wip/indigo:
Design SelectionSort_custom_SIMD_instruction, start of the top module:
module SelectionSort_custom_SIMD_instruction (clk, reset, 
	in_v, rd, vrd1, vrd2, 
		in_data, in_vdata1, in_vdata2, 
	out_v, out_rd, out_vrd1, out_vrd2, 
		out_data, out_vdata1, out_vdata2);
	input clk, reset;
	input in_v;
	input [4:0] rd;
	input [2:0] vrd1, vrd2;			
	input [32-1:0] in_data;
	input [256-1:0] in_vdata1, in_vdata2;	
	output out_v;
	output [4:0] out_rd;
	output [2:0] out_vrd1, out_vrd2;	
	output  [32-1:0] out_data;
	output [256-1:0] out_vdata1, out_vdata2;
	reg [13-1:0] valid_sr;
	reg [5*13-1:0] rd_sr; 
	reg [3*13-1:0] vrd1_sr, vrd2_sr;
	always @(posedge clk) begin
		if (reset) begin
			valid_sr<=0; rd_sr<=0; vrd1_sr<=0; vrd2_sr<=0;
		end else begin
			valid_sr<= (valid_sr<<1)|in_v;			
			  rd_sr <= (   rd_sr<<5)| rd;
			vrd1_sr <= ( vrd1_sr<<3)|vrd1; 
			vrd2_sr <= ( vrd2_sr<<3)|vrd2;
		end
	end
	assign out_v   =valid_sr[  13-1];
	assign out_rd  =   rd_sr[5*13-1-:5];
	assign out_vrd1= vrd1_sr[3*13-1-:3]; 
	assign out_vrd2= vrd2_sr[3*13-1-:3];
	wire [255:0] in_valid, out_valid;
	assign in_valid = in_v ? in_vdata1 : 0;
	assign out_vdata1 = out_v ? out_valid : 0;
	SelectionSort selection_sort(.clock(clk), .in(in_valid), .out(out_valid));
	assign out_data = 0;
	assign out_vdata2 = 0;
endmodule  
Settings: LEC_CHECK=0, CAP_MARGIN=35, CORE_ASPECT_RATIO=0.67, CORE_MARGIN=2, CORE_UTILIZATION=69, CTS_CLUSTER_DIAMETER=26, CTS_CLUSTER_SIZE=57, GPL_ROUTABILITY_DRIVEN=1, HOLD_SLACK_MARGIN=0.23, SETUP_SLACK_MARGIN=0.73, SLEW_MARGIN=20, TNS_END_PERCENT=85; clock period 2.46 ns.
run.sh (not shown) runs the stock make flow with config.mk's settings and CLKGATE_MAP_FILE=.
wip/indigo: GRT-0232 in global routing (5_1_grt) -> run aborted
Setup changes, wip/indigo to wip/garnet
Settings: MIN_ROUTING_LAYER newly set to met2; HOLD_SLACK_MARGIN changed from 0.23 to 0.27; TNS_END_PERCENT removed (was 85); ABC_AREA newly set to 1; SETUP_SLACK_MARGIN removed (was 0.73); CORE_UTILIZATION changed from 69 to 40; GPL_ROUTABILITY_DRIVEN changed from 1 to 0; CELL_PAD_IN_SITES_GLOBAL_PLACEMENT newly set to 2; CORE_ASPECT_RATIO removed (was 0.67); CTS_CLUSTER_DIAMETER removed (was 26); MAX_ROUTING_LAYER newly set to met4; CAP_MARGIN changed from 35 to 20; CTS_CLUSTER_SIZE removed (was 57); the clock period (ns, I/O delays scaled along) changed from 2.46 to 4.5.
--- outcome ---
- wip/garnet: flow completed, timing, DRC and antenna clean
- A largest family of logic cells by area of multiplexers is what wip/indigo shows, while simple AND/OR/NAND/NOR gates belongs to wip/garnet.
- Going from wip/indigo to wip/garnet, buffers inserted during post-CTS setup optimization shrank by 90; synthesized chip area reported by yosys grew by about 5.6%; CTS buffer count shrank by 22%; synthesized cell count grew by 5104.
- Taking wip/indigo as the reference, in wip/garnet instance count after placement with tap cells included went up by 5526; die size went up by about 80%; die outline width went up by 53 um; average cell area after synthesis went down by 31%.
What wip/sierra does differently from wip/garnet at the input level:
Settings: a change of CORE_UTILIZATION from 40 to 15; an added TNS_END_PERCENT of 50; a deleted ABC_AREA that had been 1; an added PLACE_DENSITY of 0.82; a deleted MAX_ROUTING_LAYER that had been met4; an added CTS_CLUSTER_SIZE of 62; an added SETUP_SLACK_MARGIN of 0.55; a deleted CELL_PAD_IN_SITES_GLOBAL_PLACEMENT that had been 2; a change of CAP_MARGIN from 20 to 15; a deleted HOLD_SLACK_MARGIN that had been 0.27; a deleted GPL_ROUTABILITY_DRIVEN that had been 0; a change of the clock period (ns, I/O delays scaled along) from 4.5 to 6.44.
### Flow results
Every run in the comparison, wip/sierra and wip/garnet, completed the flow with a clean layout.
Between wip/sierra and wip/garnet, it is wip/sierra whose part of the total power dissipated in the clock network is lower, by 0.4 points.
Diff wip/garnet -> wip/sierra: area of the mapped netlist went down, number of well-tap cells placed went up, count of clock-net buffers in the final layout went down, internal reg-to-reg setup slack went up.
Internal power, wip/sierra and wip/garnet, higher one = wip/garnet.
Looking at final hold slack, wip/sierra sits 0.032 ns lower than wip/garnet does.
--- input diff wip/sierra..wip/ember ---
Settings: PLACE_DENSITY no longer set, was 0.82; TNS_END_PERCENT no longer set, was 50; SETUP_SLACK_MARGIN no longer set, was 0.55; CAP_MARGIN now 20, was 15; MIN_ROUTING_LAYER no longer set, was met2; CORE_UTILIZATION now 54, was 15; CTS_CLUSTER_SIZE no longer set, was 62; the clock period (ns, I/O delays scaled along) now 3.73, was 6.44.
Findings:
- Worst max-slew margin expressed relative to the limit came out higher on wip/ember than on wip/sierra.
- Setup WNS wip/sierra -> wip/ember: worse
- Summary of wip/ember over wip/sierra: later-pin clock latency in the skew report saw a decrease; number of core rows saw a decrease; proportion of cell area occupied by registers saw an increase; via count saw a decrease; met2 usage in global routing saw an increase.
Power figures rest on the tool's default switching activity, not on a simulated workload.
